==> 09-01 <==
// PWM_duty_cycle
module PWM_duty_cycle (
    input clk,            
    input rst,            
    input pwm_in,         
    output reg [7:0] duty_cycle   
);
Settings: LEC_CHECK=0, ABC_AREA=1, CAP_MARGIN=15, CELL_PAD_IN_SITES_DETAIL_PLACEMENT=0, CELL_PAD_IN_SITES_GLOBAL_PLACEMENT=0, CORE_ASPECT_RATIO=0.5, CORE_MARGIN=2, CORE_UTILIZATION=40, CTS_CLUSTER_DIAMETER=160, CTS_CLUSTER_SIZE=28, GPL_ROUTABILITY_DRIVEN=0, HOLD_SLACK_MARGIN=-0.05, MAX_ROUTING_LAYER=met5, PLACE_DENSITY_LB_ADDON=0.24, SETUP_SLACK_MARGIN=5.0, SLEW_MARGIN=20; clock period 154.0 ns.
run.sh (not shown) runs the stock make flow with config.mk's settings and CLKGATE_MAP_FILE=.
==> 09-23 (differences from 09-01) <==
CELL_PAD_IN_SITES_DETAIL_PLACEMENT = default   (was 0)
CELL_PAD_IN_SITES_GLOBAL_PLACEMENT = default   (was 0)
CORE_ASPECT_RATIO = default   (was 0.5)
CORE_UTILIZATION = 72   (was 40)
CTS_CLUSTER_DIAMETER = 361   (was 160)
CTS_CLUSTER_SIZE = 72   (was 28)
GPL_ROUTABILITY_DRIVEN = default   (was 0)
HOLD_SLACK_MARGIN = 0.29   (was -0.05)
MAX_ROUTING_LAYER = default   (was met5)
PLACE_DENSITY = 0.63   (was default)
PLACE_DENSITY_LB_ADDON = default   (was 0.24)
SETUP_SLACK_MARGIN = 1.32   (was 5.0)
==> flow/constraint.sdc (replaced) <==
create_clock -name core_clock -period 46.2 [get_ports {clk}]
set_input_delay 9.2400 -clock core_clock [delete_from_list [all_inputs] [get_ports {clk}]]
set_output_delay 9.2400 -clock core_clock [all_outputs]
set_load 0.01 [all_outputs]
==> 10-16 (differences from 09-01) <==
ABC_AREA = default   (was 1)
CAP_MARGIN = 20   (was 15)
CELL_PAD_IN_SITES_DETAIL_PLACEMENT = default   (was 0)
CELL_PAD_IN_SITES_GLOBAL_PLACEMENT = default   (was 0)
CORE_ASPECT_RATIO = default   (was 0.5)
CORE_UTILIZATION = 71   (was 40)
CTS_CLUSTER_DIAMETER = default   (was 160)
CTS_CLUSTER_SIZE = default   (was 28)
GPL_ROUTABILITY_DRIVEN = default   (was 0)
HOLD_SLACK_MARGIN = default   (was -0.05)
MAX_ROUTING_LAYER = default   (was met5)
PLACE_DENSITY = 0.63   (was default)
PLACE_DENSITY_LB_ADDON = default   (was 0.24)
SETUP_SLACK_MARGIN = default   (was 5.0)
==> flow/constraint.sdc (replaced) <==
create_clock -name core_clock -period 110.0 [get_ports {clk}]
set_input_delay 22.0000 -clock core_clock [delete_from_list [all_inputs] [get_ports {clk}]]
set_output_delay 22.0000 -clock core_clock [all_outputs]
set_load 0.01 [all_outputs]
==> flow_metrics.py <==
# Flow results
metrics = {
    "floorplanning": {
        "core-area_sq_mm": 0.05792,
        "die_w_microns": 246.4,
        "die_y_microns": 246.4,
        "initCoreUtil": 0.7307,
    },
    "status": {
        "lastStage": "detailed placement",
        "firstError": "[ERROR DPL-0038] Utilization greater than 100%, impossible to legalize",
        "status": "aborted with a tool error",
    },
    "synthesis": {
        "compound_area_frac": 0.1623,
        "yosysTopAreaCellShare": 0.1468,
        "ys_top_cells_by_count": "nand2_1, inv_1, nor2_1, a21oi_1, nand3_1",
        "ys_sh_adder": 0.1381,
        "syn_nets": 7588,
    },
}
-- figures above: 09-23

==> flow_metrics.py <==
# Generated from Yosys and OpenROAD reports
metrics = {
    "floorplanning": {
        "initCoreUtil": 0.7142,
        "core-area_sq_mm": 0.05606,
    },
    "status": {
        "status": "finished clean",
    },
    "synthesis": {
        "yosysTopAreaCellShare": 0.1400,
        "ys_sh_adder": 0.1462,
        "syn_nets": 6069,
        "compound_area_frac": 0.3247,
    },
}
-- figures above: 10-16

==> flow_metrics.py <==
# Generated from Yosys and OpenROAD reports
metrics = {
    "status": {
        "status": "finished clean",
    },
    "synthesis": {
        "ys_sh_adder": 0.1381,
        "yosysTopAreaCellShare": 0.1468,
        "ys_top_cells_by_count": "nand2_1, inv_1, nor2_1, a21oi_1, nand3_1",
        "syn_nets": 7588,
    },
    "floorplanning": {
        "core-area_sq_mm": 0.1050,
        "initCoreUtil": 0.4031,
    },
}
-- figures above: 09-01


========
==> 07-24 <==
==> flow/design.v <==
module PWM_duty_cycle (
    input clk,            
    input rst,            
    input pwm_in,         
    output reg [7:0] duty_cycle   
);
    reg [15:0] high_count, total_count;   
    reg pwm_prev;        
    reg update_flag;     
    reg first_period;    
    always @(posedge clk or posedge rst) begin
        if (rst) begin
            high_count <= 0;
            total_count <= 0;
            duty_cycle <= 0;
            pwm_prev <= 0;
            update_flag <= 0;
            first_period <= 1;   
        end else begin
            total_count <= total_count + 1;
            if (pwm_in) high_count <= high_count + 1;
            if (pwm_prev && ~pwm_in) begin
                if (!first_period && total_count > 0) begin
                    duty_cycle <= (high_count * 100) / total_count;   
                end
                first_period <= 0;   
                high_count <= 0;
                total_count <= 0;
            end
            pwm_prev <= pwm_in;   
        end
    end
endmodule
==> flow/run.sh <==
#!/bin/bash
# the make line also repeats each setting of config.mk as NAME=value (left out here)
make -C /OpenROAD-flow-scripts/flow DESIGN_CONFIG=/design/flow/config.mk WORK_HOME=/design/flow/orfs CLKGATE_MAP_FILE= finish
==> flow/config.mk <==
export PLATFORM = sky130hd
export DESIGN_NAME = PWM_duty_cycle
export DESIGN_NICKNAME = PWM_duty_cycle
export VERILOG_FILES = /design/flow/design.v
export SDC_FILE = /design/flow/constraint.sdc
export NUM_CORES = 4
export LEC_CHECK = 0
export CAP_MARGIN = 20
export CELL_PAD_IN_SITES_DETAIL_PLACEMENT = 0
export CELL_PAD_IN_SITES_GLOBAL_PLACEMENT = 1
export CORE_ASPECT_RATIO = 0.66
export CORE_MARGIN = 7
export CORE_UTILIZATION = 52
export CTS_CLUSTER_SIZE = 16
export GPL_ROUTABILITY_DRIVEN = 0
export GPL_TIMING_DRIVEN = 1
export HOLD_SLACK_MARGIN = 0.2
export MAX_ROUTING_LAYER = met4
export MIN_ROUTING_LAYER = met2
export PLACE_DENSITY_LB_ADDON = 0.09
export SETUP_SLACK_MARGIN = 0.82
export SLEW_MARGIN = 20
==> flow/constraint.sdc <==
create_clock -name core_clock -period 179.0 [get_ports {clk}]
set_input_delay 35.8000 -clock core_clock [delete_from_list [all_inputs] [get_ports {clk}]]
set_output_delay 35.8000 -clock core_clock [all_outputs]
set_load 0.01 [all_outputs]
==> 07-10 (differences from 07-24) <==
CELL_PAD_IN_SITES_GLOBAL_PLACEMENT = 0   (was 1)
CORE_ASPECT_RATIO = unset   (was 0.66)
CORE_MARGIN = 2   (was 7)
CORE_UTILIZATION = 37   (was 52)
CTS_CLUSTER_SIZE = 43   (was 16)
GPL_ROUTABILITY_DRIVEN = unset   (was 0)
GPL_TIMING_DRIVEN = unset   (was 1)
HOLD_SLACK_MARGIN = unset   (was 0.2)
MAX_ROUTING_LAYER = unset   (was met4)
MIN_ROUTING_LAYER = met1   (was met2)
==> flow/constraint.sdc (replaced) <==
create_clock -name core_clock -period 62.0 [get_ports {clk}]
set_input_delay 12.4000 -clock core_clock [delete_from_list [all_inputs] [get_ports {clk}]]
set_output_delay 12.4000 -clock core_clock [all_outputs]
set_load 0.01 [all_outputs]
==> flow_metrics.tcl <==
# flow metrics
set metrics [dict create \
    outcome "stopped before the end" \
    haltStage "global routing (5_1_grt)" \
    toolErrorMsg "[ERROR GRT-0116] Global routing finished with congestion. Check the congestion regions in the DRC Viewer." \
    die_h_um 239 \
    grt_use_total_pct 71.5 \
    grt.busiest_layer "met3" \
    rows 82 \
    grt_util_met1_pct 0 \
    dieArea_mm2 0.0851 \
    die_width_um 356 \
    use_met2_pct 73.6 \
    fp-utilization_pct 52.7 \
    placed_cells_incl_taps 6511 \
    fp.coreArea_mm2 0.0760 \
    gr-usage-met3_pct 89.8 \
    placed_area_mm2 0.0406 \
    cts_post_setup_buffers_inserted 0 \
]
The numbers above come from 07-24.

==> flow_metrics.tcl <==
# flow metrics
set metrics [dict create \
    dieArea_mm2 0.111 \
    fin_ws_ns -23.23 \
    setup_viol 7 \
    grt_use_total_pct 32.5 \
    grt_util_met1_pct 39.6 \
    grt.busiest_layer "met2" \
    cts_post_setup_buffers_inserted 431 \
    placed_area_mm2 0.0612 \
    die_h_um 333 \
    placed_cells_incl_taps 9429 \
    die_width_um 333 \
    fp.coreArea_mm2 0.107 \
    rows 120 \
    gr-usage-met3_pct 2.69 \
    checkFailReasons "setup timing" \
    outcome "finished with violations" \
]
The numbers above come from 07-10.

